// TL_UART
module TL_UART #(
    parameter [15:0] C_DEFAULT_BAUD_RATE = 16'd868,
    parameter C_DEFAULT_TX_ON = 1,
    parameter C_DEFAULT_RX_ON = 1,
    parameter C_TILELINK_ID_WIDTH = 1
) (
    input  wire                           uart_clock_i,
    input  wire                           uart_reset_i,
    input  wire [                    2:0] uart_a_opcode,
    input  wire [                    2:0] uart_a_param,
    input  wire [                    2:0] uart_a_size,
    input  wire [C_TILELINK_ID_WIDTH-1:0] uart_a_source,
    input  wire [                   11:0] uart_a_address,
    input  wire [                    3:0] uart_a_mask,
    input  wire [                   31:0] uart_a_data,
    input  wire                           uart_a_corrupt,
    input  wire                           uart_a_valid,
    output wire                           uart_a_ready,
    output wire [                    2:0] uart_d_opcode,
    output wire [                    1:0] uart_d_param,
    output wire [                    2:0] uart_d_size,
    output wire [C_TILELINK_ID_WIDTH-1:0] uart_d_source,
    output wire                           uart_d_denied,
    output wire [                   31:0] uart_d_data,
    output wire                           uart_d_corrupt,
    output wire                           uart_d_valid,
    input  wire                           uart_d_ready,
    input  wire                           UART_RX,
    output wire                           UART_TX,
    output wire                           UART_RX_IRQ,
    output wire                           UART_TX_IRQ
);
clock: 8.0 ns
lec_check: 0
abc_area: 0
cap_margin: 20
core_margin: 2
core_utilization: 40
cts_cluster_diameter: 80
cts_cluster_size: 29
gpl_routability_driven: 0
gpl_timing_driven: 1
max_routing_layer: met5
setup_slack_margin: -0.26
slew_margin: 20
run.sh (not shown) runs the stock make flow with config.mk's settings and CLKGATE_MAP_FILE=.
The first run ran to the end with no violations.
Edit:
- ABC_AREA: 0 -> unset
- CTS_CLUSTER_DIAMETER: 80 -> unset
- CTS_CLUSTER_SIZE: 29 -> unset
- GPL_ROUTABILITY_DRIVEN: 0 -> unset
- GPL_TIMING_DRIVEN: 1 -> unset
- MAX_ROUTING_LAYER: met5 -> unset
- PLACE_DENSITY: unset -> 0.6
- SETUP_SLACK_MARGIN: -0.26 -> unset
- clock period: 8.0 -> 4.73 ns (I/O delays scaled with it)
What happened: The new run produced a clean layout. Register-to-register slack is worse by 3.0 ns. Setup slack gets worse by 2.2 ns. Cell area rises by 5.0%. Area after synthesis is unchanged. Worst hold slack got worse by 0.0070 ns. Flip-flop count does not change. Wire length rose by 3.2%.


Starting RTL as in the previous note.
## TL_UART
module TL_UART #(
    parameter [15:0] C_DEFAULT_BAUD_RATE = 16'd868,
    parameter C_DEFAULT_TX_ON = 1,
    parameter C_DEFAULT_RX_ON = 1,
    parameter C_TILELINK_ID_WIDTH = 1
) (
    input  wire                           uart_clock_i,
    input  wire                           uart_reset_i,
    input  wire [                    2:0] uart_a_opcode,
    input  wire [                    2:0] uart_a_param,
    input  wire [                    2:0] uart_a_size,
    input  wire [C_TILELINK_ID_WIDTH-1:0] uart_a_source,
    input  wire [                   11:0] uart_a_address,
    input  wire [                    3:0] uart_a_mask,
    input  wire [                   31:0] uart_a_data,
    input  wire                           uart_a_corrupt,
    input  wire                           uart_a_valid,
    output wire                           uart_a_ready,
    output wire [                    2:0] uart_d_opcode,
    output wire [                    1:0] uart_d_param,
    output wire [                    2:0] uart_d_size,
    output wire [C_TILELINK_ID_WIDTH-1:0] uart_d_source,
    output wire                           uart_d_denied,
    output wire [                   31:0] uart_d_data,
    output wire                           uart_d_corrupt,
    output wire                           uart_d_valid,
    input  wire                           uart_d_ready,
    input  wire                           UART_RX,
    output wire                           UART_TX,
    output wire                           UART_RX_IRQ,
    output wire                           UART_TX_IRQ
);
clock: 8.0 ns
lec_check: 0
abc_area: 1
cap_margin: 20
core_margin: 2
core_utilization: 40
gpl_routability_driven: 0
setup_slack_margin: -0.53
slew_margin: 20
==> next run, changes <==
CORE_UTILIZATION = 65   (was 40)
GPL_ROUTABILITY_DRIVEN = unset   (was 0)
PLACE_DENSITY = 0.6   (was unset)
SETUP_SLACK_MARGIN = unset   (was -0.53)
clock period = 5.79 ns   (was 8.0 ns; I/O delays follow)
=> Cell count goes down by roughly a tenth; routed wire length goes down by a few percent; die area came out lower by well over a third; hold slack barely changes; design area is lower slightly; first-iteration DRC count climbs by about a fifth.
==> next run, changes <==
ABC_AREA = unset   (was 1)
CORE_UTILIZATION = 58   (was 65)
clock period = 6.56 ns   (was 5.79 ns; I/O delays follow)
=> The changed run finished with timing, DRC and antenna clean; critical path depth decreases by 3; clock skew is about the same; global-route usage is lower by 6.0 points; first-iteration DRC count decreases by well over a third; combinational power is lower by a quarter to a third; area after synthesis falls by a few percent.
==> next run, changes <==
CORE_UTILIZATION = 40   (was 58)
SETUP_SLACK_MARGIN = -0.3   (was unset)
clock period = 4.73 ns   (was 6.56 ns; I/O delays follow)
=> Die area went up by 44%. Worst hold slack stays flat. Global-route usage decreases by 6.3 points. Combinational power went up by 40%. Setup slack got worse by 1.4 ns. Count of clock-buffer cells in the layout is unchanged.
==> next run, changes <==
SETUP_SLACK_MARGIN = unset   (was -0.3)
clock period = 8.0 ns   (was 4.73 ns; I/O delays follow)
What happened: The changed run finished with timing, DRC and antenna clean. Worst setup slack gains 2.2 ns. Power falls by 40%. Worst hold slack is about the same. Clock skew goes down by 0.0078 ns. Cell area came out lower by 0.69%. First-iteration DRC count grows by 7.5%. Clock power is lower by about 40%. Count of clock-buffer cells in the layout grows by 1. Sequential power falls by 41%.
Power and IR drop assume default switching activity.
